==> 11-11 <==
==> flow/design.v (excerpt) <==
module PE (
    input              clk,
    input              CIM_en,
    input              STDW,  
    input              STDR,  
    input        [5:0] STD_A,  
    input        [3:0] weight_in,  
    input      [255:0] act_in,  
    output reg   [3:0] weight_out,  
    output reg  [13:0] PSUM  
);
reg  [255:0] weight;  
integer i;
always @(posedge clk) begin
    for (i = 0; i < 64; i = i+1) begin
        if (STDW && STD_A == i) begin  
            weight[4*i+3 -: 4] <= weight_in;
        end
    end
end
always@(*) begin
    weight_out = 4'b0;
    PSUM = 14'b0;
    if (STDW) begin  
    end
    else if (STDR) begin  
        weight_out = weight[4*STD_A+3 -: 4];
    end
    else begin  
        if (CIM_en) begin
            for (i = 0; i < 64; i = i+1) begin
                PSUM = PSUM + weight[4*i+3 -: 4] * act_in[4*i+3 -: 4];  
            end
        end
    end
end
endmodule
Settings: LEC_CHECK=0, CAP_MARGIN=20, CELL_PAD_IN_SITES_GLOBAL_PLACEMENT=0, CORE_ASPECT_RATIO=1.57, CORE_MARGIN=2, CORE_UTILIZATION=65, GPL_ROUTABILITY_DRIVEN=1, MAX_ROUTING_LAYER=met4, PLACE_DENSITY_LB_ADDON=0.21, SETUP_SLACK_MARGIN=-2.0, SLEW_MARGIN=0; clock period 16.5 ns.
run.sh (not shown) runs the stock make flow with config.mk's settings and CLKGATE_MAP_FILE=.
==> 08-21: changes against 11-11 <==
==> flow/config.mk (replaced) <==
export PLATFORM = sky130hd
export DESIGN_NAME = PE
export DESIGN_NICKNAME = PE
export VERILOG_FILES = /design/flow/design.v
export SDC_FILE = /design/flow/constraint.sdc
export NUM_CORES = 4
export LEC_CHECK = 0
export CAP_MARGIN = 20
export CORE_MARGIN = 2
export CORE_UTILIZATION = 40
export SLEW_MARGIN = 20
==> flow/constraint.sdc (replaced) <==
create_clock -name core_clock -period 18.6 [get_ports {clk}]
set_input_delay 3.7200 -clock core_clock [delete_from_list [all_inputs] [get_ports {clk}]]
set_output_delay 3.7200 -clock core_clock [all_outputs]
set_load 0.01 [all_outputs]
==> 03-04: changes against 11-11 <==
==> flow/config.mk (replaced) <==
export PLATFORM = sky130hd
export DESIGN_NAME = PE
export DESIGN_NICKNAME = PE
export VERILOG_FILES = /design/flow/design.v
export SDC_FILE = /design/flow/constraint.sdc
export NUM_CORES = 4
export LEC_CHECK = 0
export CAP_MARGIN = 0
export CELL_PAD_IN_SITES_GLOBAL_PLACEMENT = 0
export CORE_ASPECT_RATIO = 0.64
export CORE_MARGIN = 2
export CORE_UTILIZATION = 72
export GPL_ROUTABILITY_DRIVEN = 1
export MAX_ROUTING_LAYER = met4
export PLACE_DENSITY = 0.64
export SETUP_SLACK_MARGIN = 3.08
export SLEW_MARGIN = 20
export TNS_END_PERCENT = 40
==> flow/constraint.sdc (replaced) <==
create_clock -name core_clock -period 10.3 [get_ports {clk}]
set_input_delay 2.0600 -clock core_clock [delete_from_list [all_inputs] [get_ports {clk}]]
set_output_delay 2.0600 -clock core_clock [all_outputs]
set_load 0.01 [all_outputs]
==> qor summary <==
Outcome: 11-11 complete, but fails checks; 08-21 complete, no violations; 03-04 complete, but fails checks
Reasons for failing layout checks: 11-11 negative setup slack; 08-21 -; 03-04 negative setup slack
Area delta synth->final: 11-11 12.9%; 08-21 12.4%; 03-04 19.4%
Core Util, Final: 11-11 73.7%; 08-21 45.2%; 03-04 86.6%
Global-route track usage on met1: 11-11 42.9%; 08-21 33.9%; 03-04 64.7%
Worst-path maximum fanout: 11-11 4; 08-21 4; 03-04 3
Hold endpoint: 11-11 weight[171]$_DFFE_PP_; 08-21 weight[170]$_DFFE_PP_; 03-04 weight[18]$_DFFE_PP_
Routed vias/inst: 11-11 5.60; 08-21 4.92; 03-04 5.88
Filler-free cell count of the finished design: 11-11 5,797; 08-21 6,224; 03-04 6,089
Wire length of the first global-routing pass: 11-11 211,000 um; 08-21 219,000 um; 03-04 233,000 um
Crit path DAT: 11-11 13.47 ns; 08-21 14.15 ns; 03-04 11.19 ns
CP max stage delay: 11-11 0.60 ns; 08-21 0.74 ns; 03-04 0.61 ns
Actual slew at the worst max-slew pin: 11-11 1.14 ns; 08-21 1.09 ns; 03-04 1.28 ns
Global routing usage on met2: 11-11 67.3%; 08-21 40.6%; 03-04 67.0%
Half-perimeter wire length after placement: 11-11 119,000 um; 08-21 126,000 um; 03-04 126,000 um
Unrepaired setup endpoints after global routing: 11-11 -; 08-21 no; 03-04 yes
Combinational fraction of the cell area: 11-11 65.4%; 08-21 65.7%; 03-04 63.6%
Worst Hold Launch: 11-11 weight_in[3]; 08-21 weight_in[2]; 03-04 weight_in[2]
Die area: 11-11 75,000 um^2; 08-21 121,000 um^2; 03-04 67,800 um^2
